build 56:
// chip8_cpu
    module chip8_cpu (
        input wire clk,
        input wire reset,
        input wire [7:0] mem_data_in,
        input wire [15:0] key_pressed,
        output reg mem_read,
        output reg [11:0] mem_addr_out,
        output reg [7:0] mem_data_out,
        output reg mem_write
    );
For scale: ~470 flip-flops.
export LEC_CHECK = 0
export CAP_MARGIN = 20
export CORE_MARGIN = 2
export CORE_UTILIZATION = 40
export SLEW_MARGIN = 20
create_clock -name core_clock -period 12.0 [get_ports {clk}]
run.sh (not shown) runs the stock make flow with config.mk's settings and CLKGATE_MAP_FILE=.
### build 56 -> build 26
Settings: CORE_UTILIZATION changed from 40 to 15; the clock period (ns, I/O delays scaled along) changed from 12.0 to 11.7.
### Flow results
Compared with build 56, build 26 shows a lower clock-cell share of area.
| final routed wire length divided by cell count | build 26 vs build 56 | 28% lower |
Total power: build 26 above build 56
Cmp build 26 vs build 56: area growth from synthesis to layout higher in build 26
Build 56 → build 26: relative max-transition margin moved up; sequential cell area level.
Edits applied to the flow inputs when going from build 26 to build 76:
Settings: CORE_UTILIZATION: 15 -> 65; the clock period (ns, I/O delays scaled along): 11.7 -> 6.49.
Notes after the runs:
- Every stage of build 76 finished as expected; the final checks, on the other hand, flagged negative setup slack, which means the layout fails.
- Against build 26, build 76 reports a depth of the most critical reg-to-reg path that is higher.
- On flop share of the area: build 76 sits above build 26.
- The via count reported for build 76 is higher than the one for build 26.
- The largest vdd supply drop in build 76 is 2.5 times that in build 26.
Edits applied to the flow inputs when going from build 76 to build 57:
Settings: setting SETUP_SLACK_MARGIN to 1.9 for the first time; setting CTS_CLUSTER_SIZE to 100 for the first time; setting ABC_AREA to 1 for the first time; setting TNS_END_PERCENT to 10 for the first time; changing CORE_UTILIZATION from 65 to 72; setting PLACE_DENSITY to 0.36 for the first time; setting CTS_CLUSTER_DIAMETER to 396 for the first time; changing the clock period (ns, I/O delays scaled along) from 6.49 to 6.55.
Findings:
Build 57 got as far as global routing, where a tool error ended the run. Build 76 → build 57: core region area now smaller, simple logic cell fraction of the synthesized area now larger. Placed instance count in build 57 is 365 higher than in build 76.
Changes in build 85 relative to build 57:
Settings: TNS_END_PERCENT removed (was 10); CTS_CLUSTER_SIZE changed from 100 to 24; SETUP_SLACK_MARGIN changed from 1.9 to -0.77; CTS_CLUSTER_DIAMETER removed (was 396); ABC_AREA removed (was 1); CORE_UTILIZATION changed from 72 to 70; PLACE_DENSITY removed (was 0.36); the clock period (ns, I/O delays scaled along) changed from 6.55 to 8.07.
==> results <==
Routability congestion estimate from global placement ended up 0.28 lower on build 85 than on build 57.
What the final checks of build 85 revealed, after a flow that finished every stage, was a layout that fails on negative setup slack.
Number of cells in the yosys synthesis report in build 85 is 13% below build 57.
Of build 57 and build 85, build 85 shows the lower number of gates resized after CTS, with build 57 above it.
Build 57 → build 85: XOR/XNOR share of the synthesized area has increased, compound-gate portion of the synthesized area has increased.
Relative to build 57, post-synthesis net count decreased by about 12% in build 85.
Width of the die went up by a few percent going from build 57 to build 85.
Changes observed in build 85 relative to build 57: combined area of all synthesized cells saw an increase, effective utilization at floorplan has decreased.

* * *

chip8_cpu again, from the RTL that the note above started with.
clock: 17.5 ns
lec_check: 0
abc_area: 0
cap_margin: 20
cell_pad_in_sites_detail_placement: 2
core_aspect_ratio: 0.62
core_margin: 5
core_utilization: 49
cts_cluster_diameter: 329
gpl_routability_driven: 1
gpl_timing_driven: 1
hold_slack_margin: 0.01
max_routing_layer: met4
min_routing_layer: met1
slew_margin: 20
Rerun with:
Settings changed: ABC_AREA 0 to unset, CELL_PAD_IN_SITES_DETAIL_PLACEMENT 2 to unset, CORE_ASPECT_RATIO 0.62 to unset, CORE_MARGIN 5 to 2, CORE_UTILIZATION 49 to 57, CTS_CLUSTER_DIAMETER 329 to unset, CTS_CLUSTER_SIZE set to 92, GPL_ROUTABILITY_DRIVEN 1 to unset, GPL_TIMING_DRIVEN 1 to unset, HOLD_SLACK_MARGIN 0.01 to unset, MAX_ROUTING_LAYER met4 to unset, MIN_ROUTING_LAYER met1 to unset.
Clock period 17.5 ns to 6.76 ns, I/O delays scaled along.
Effect: This time the run finished with setup timing left; design area climbs by 6.8%; worst setup slack degrades by 5200 ps; fmax climbs by 55%; power climbs by 150%; cell count climbs by 3.8%; synthesized area does not change; clock-buffer cell count drops by 13.
Rerun with:
Settings changed: CORE_UTILIZATION 57 to 65, CTS_CLUSTER_SIZE 92 to unset.
Clock period 6.76 ns to 8.22 ns, I/O delays scaled along.
What happened:
- The new run finished but failed the layout checks on setup timing
- non-clock buffer count goes down by 52
- die size is lower by 12%
- final cell count drops by 3.5%
- via count came out higher by 4.3%
- flip-flop count does not change
- final area came out lower by 1.1%
- fmax fell by 1.5%
Rerun with:
Settings changed: CORE_UTILIZATION 65 to 30.
Clock period 8.22 ns to 19.0 ns, I/O delays scaled along.
This time the run went through all stages and came out clean.
Clock power drops by well over a third.
Sequential share of layout area climbs by 1.3 points.
Final area shrinks by a few percent.
Clock-buffer cell count increases by 10.
Worst setup slack gets better by 7500 ps.
Global-route usage went down by 27 points.
Utilization falls by 43 points.

* * *

The RTL this note starts from:
==> flow/design.v <==
    `timescale 1ns / 1ps
    module chip8_cpu (
        input wire clk,
        input wire reset,
        input wire [7:0] mem_data_in,
        input wire [15:0] key_pressed,
        output reg mem_read,
        output reg [11:0] mem_addr_out,
        output reg [7:0] mem_data_out,
        output reg mem_write
    );
        reg [11:0]    pc;
        reg [11:0]    I;
        reg [7:0]     V[0:15];
        reg [15:0]    opcode;
        reg [3:0]     state;
        reg [3:0]     pc_data;
        reg [11:0]    stack[0:15];
        reg [7:0]     opcode_fh;
        reg [7:0]     opcode_sh;
        reg [7:0]     delay_timer,sound_timer; 
        reg [20:0]    one_hz;
        reg [3:0]     i;
        reg [15:0]    lfsr;       
        reg [1:0]     bcd_step;   
        wire [7:0]    vx = V[opcode[11:8]];
        wire [7:0]    vy = V[opcode[7:4]];
        wire [8:0]    add_xy = {1'b0, vx} + {1'b0, vy};
        wire [7:0]    bcd_h = vx / 8'd100;
        wire [7:0]    bcd_t = (vx / 8'd10) % 8'd10;
        wire [7:0]    bcd_o = vx % 8'd10;
        reg  [3:0]    key_idx;
        integer       k;
        always @(*) begin
            key_idx = 4'd0;
            for (k = 15; k >= 0; k = k - 1)
                if (key_pressed[k]) key_idx = k[3:0];
        end
        localparam FETCH1 = 0;
        localparam FETCH1_WAIT = 1;
        localparam FETCH2 = 2;
        localparam FETCH2_WAIT = 3;
        localparam LASTFETCH = 4;
        localparam EXECUTE = 5;
        localparam LASTFETCH_WAIT = 6;
        localparam STORE = 7;
        localparam RETRIEVE = 8;
        localparam RETRIEVE_WAIT = 9;
        localparam RETRIEVE_WAIT2 = 10;
        localparam BCD = 11;
        localparam KEYWAIT = 12;
        always @(posedge clk or posedge reset) begin
            if(reset) begin
                pc <= 12'h200;
                state <= FETCH1;
                opcode <= 0;
                I <= 12'd0;
                opcode_fh <= 0;
                opcode_sh <= 0;
                mem_read <= 0;
                mem_write <= 0;
                delay_timer <= 0;
                pc_data <= 0;
                one_hz <= 0;
                sound_timer <= 0;
                lfsr <= 16'hACE1;
                bcd_step <= 0;
            end else begin
                if (one_hz == 833333) begin  
                    one_hz <= 0;
                    if (delay_timer > 0)
                        delay_timer <= delay_timer - 1;
                    if (sound_timer > 0)
                        sound_timer <= sound_timer - 1;
                end else begin
                    one_hz <= one_hz + 1;
                end
                mem_read <= 0;
                mem_write <= 0;
            case(state)
                FETCH1: begin
                    mem_addr_out <= pc;
                    mem_read <= 1;
                    state <= FETCH1_WAIT;
                end
                FETCH1_WAIT: begin
                    state <= FETCH2;
                end
                FETCH2: begin
                    opcode_fh <= mem_data_in;
                    mem_addr_out <= pc + 1;
                    mem_read <= 1;
                    state <= FETCH2_WAIT;
                end
                FETCH2_WAIT: begin
                    state <= LASTFETCH;
                end
                LASTFETCH: begin
                    opcode_sh <= mem_data_in;
                    state <= LASTFETCH_WAIT;
                end 
                LASTFETCH_WAIT: begin
                    opcode <= {opcode_fh, opcode_sh};
                    state <= EXECUTE;
                end
                EXECUTE: begin
                    pc <= pc + 2;
                    state <= FETCH1;
                    case(opcode[15:12])                     
                        4'h6: begin
                            V[opcode[11:8]] <= opcode[7:0];
                        end
                        4'h7: begin
                            V[opcode[11:8]] <= V[opcode[11:8]] + opcode[7:0];
                        end
                        4'h1: begin
                            pc <= opcode[11:0];
                        end 
                        4'h2: begin
                            stack[pc_data] <= pc + 2;
                            pc <= opcode[11:0];
                            pc_data <= pc_data + 1;
                        end
                        4'h9: begin
                            if (vx != vy)
                                pc <= pc + 4;
                        end
                        4'h5: begin
                            if (vx == vy)
                                pc <= pc + 4;
                        end
                        4'h3: begin
                            if (vx == opcode[7:0])
                                pc <= pc + 4;
                        end
                        4'h4: begin
                            if (vx != opcode[7:0])
                                pc <= pc + 4;
                        end
                        4'h8: begin
                            case(opcode[3:0])
                                4'h0: V[opcode[11:8]] <= vy;
                                4'h1: V[opcode[11:8]] <= vx | vy;
                                4'h2: V[opcode[11:8]] <= vx & vy;
                                4'h3: V[opcode[11:8]] <= vx ^ vy;
                                4'h4: begin
                                    V[opcode[11:8]] <= add_xy[7:0];
                                    V[15] <= {7'd0, add_xy[8]};
                                end
                                4'h5: begin
                                    V[opcode[11:8]] <= vx - vy;
                                    V[15] <= {7'd0, vx >= vy};
                                end
                                4'h6: begin
                                    V[opcode[11:8]] <= vx >> 1;
                                    V[15] <= {7'd0, vx[0]};
                                end 
                                4'h7: begin
                                    V[opcode[11:8]] <= vy - vx;
                                    V[15] <= {7'd0, vy >= vx};
                                end
                                4'hE: begin
                                    V[opcode[11:8]] <= vx << 1;
                                    V[15] <= {7'd0, vx[7]};
                                end
                                default: ;
                            endcase
                        end
                        4'hA: begin 
                            I <= opcode[11:0];
                        end
                        4'hB: begin
                            pc <= opcode[11:0] + {4'd0, V[0]};
                        end
                        4'hC: begin
                            V[opcode[11:8]] <= opcode[7:0] & lfsr[7:0];
                            lfsr <= {lfsr[14:0], lfsr[15] ^ lfsr[13] ^ lfsr[12] ^ lfsr[10]};
                        end
                        4'hE: begin
                            case(opcode[7:0])
                                8'h9E: begin
                                    if (key_pressed[vx[3:0]])
                                        pc <= pc + 4;
                                end
                                8'hA1: begin
                                    if (key_pressed[vx[3:0]] != 1)
                                        pc <= pc + 4;
                                end
                                default: ;
                            endcase        
                        end    
                        4'hF: begin
                            case(opcode[7:0])
                                8'h07: begin
                                    V[opcode[11:8]] <= delay_timer;
                                end
                                8'h0A: begin
                                    pc <= pc;
                                    state <= KEYWAIT;
                                end
                                8'h15: begin
                                    delay_timer <= V[opcode[11:8]];
                                end
                                8'h18: begin
                                    sound_timer <= V[opcode[11:8]];
                                end
                                8'h1E: begin
                                    I <= I + V[opcode[11:8]];
                                end
                                8'h29: begin
                                    I <= {8'd0, vx[3:0]} * 12'd5;
                                end
                                8'h33: begin
                                    pc <= pc;
                                    bcd_step <= 0;
                                    state <= BCD;
                                end
                                8'h55: begin
                                    pc <= pc;
                                    i <= 0;
                                    state <= STORE;
                                end
                                8'h65: begin
                                    pc <= pc;
                                    i <= 0;
                                    state <= RETRIEVE;
                                end 
                                default: ;
                            endcase
                        end
                        4'hD: begin    
                        end
                        4'h0: begin
                            if (opcode[11:0] == 12'h0EE) begin
                                pc <= stack[pc_data - 1];
                                pc_data <= pc_data - 1;
                            end
                        end
                        default: ;
                    endcase 
                end
                STORE: begin 
                    mem_addr_out <= I + i;
                    mem_data_out <= V[i];
                    mem_write <= 1;
                    if (i == opcode[11:8]) begin
                        pc <= pc + 2;
                        state <= FETCH1;
                    end else begin
                        i <= i+1;
                        state <= STORE;
                    end
                end
                RETRIEVE: begin
                    mem_addr_out <= I + i;
                    mem_read <= 1;
                    state <= RETRIEVE_WAIT;
                end
                RETRIEVE_WAIT: begin
                    state <= RETRIEVE_WAIT2;
                end
                RETRIEVE_WAIT2: begin
                  V[i] <= mem_data_in;
                  if (i == opcode[11:8]) begin
                      pc <= pc + 2;
                      state <= FETCH1;
                  end else begin
                      i <= i + 1;
                      state <= RETRIEVE;
                  end
                end
                BCD: begin
                    mem_addr_out <= I + bcd_step;
                    mem_data_out <= (bcd_step == 0) ? bcd_h : (bcd_step == 1) ? bcd_t : bcd_o;
                    mem_write <= 1;
                    if (bcd_step == 2) begin
                        pc <= pc + 2;
                        state <= FETCH1;
                    end else begin
                        bcd_step <= bcd_step + 1;
                    end
                end
                KEYWAIT: begin
                    if (key_pressed != 16'd0) begin
                        V[opcode[11:8]] <= {4'd0, key_idx};
                        pc <= pc + 2;
                        state <= FETCH1;
                    end
                end
                default: state <= FETCH1;
            endcase
          end
        end
    endmodule
export LEC_CHECK = 0
export CAP_MARGIN = 20
export CORE_MARGIN = 2
export CORE_UTILIZATION = 40
export SLEW_MARGIN = 20
create_clock -name core_clock -period 6.8 [get_ports {clk}]
The baseline produced a layout that fails on setup timing.
Change:
Settings changed: CORE_UTILIZATION 40 to 58, SETUP_SLACK_MARGIN set to 1.92.
Clock period 6.8 ns to 6.62 ns, I/O delays scaled along.
The changed run completed, yet does not pass: setup timing.
Core utilization rises by 24 points.
Wire length climbs by a few percent.
Setup slack got worse by 0.36 ns.
Via count increases by a few percent.
Sequential share of layout area is lower by 0.84 points.
Critical path depth drops by 1.
Change:
Settings changed: CORE_UTILIZATION 58 to 65, CTS_CLUSTER_DIAMETER set to 30, CTS_CLUSTER_SIZE set to 24, SETUP_SLACK_MARGIN 1.92 to 1.69.
Clock period 6.62 ns to 6.49 ns, I/O delays scaled along.
What happened: The changed run stopped in global routing with GRT-0232; die area drops by roughly a tenth; area after synthesis does not change; synthesized cell count does not change.
Change:
Settings changed: ABC_AREA set to 1, CELL_PAD_IN_SITES_DETAIL_PLACEMENT set to 0, CORE_ASPECT_RATIO set to 1.08, CORE_UTILIZATION 65 to 68, CTS_CLUSTER_DIAMETER 30 to unset, CTS_CLUSTER_SIZE 24 to unset, GPL_ROUTABILITY_DRIVEN set to 1, GPL_TIMING_DRIVEN set to 1, MAX_ROUTING_LAYER set to met4, MIN_ROUTING_LAYER set to met1, SETUP_SLACK_MARGIN 1.69 to 1.05.
Clock period 6.49 ns to 7.23 ns, I/O delays scaled along.
Now the flow completed and failed the layout checks on setup timing.
Die area drops by 6.9%.
Synthesized area drops by 2.7%.
Synthesized cell count climbs by 15%.
Power figures rest on the tool's default switching activity, not on a simulated workload.
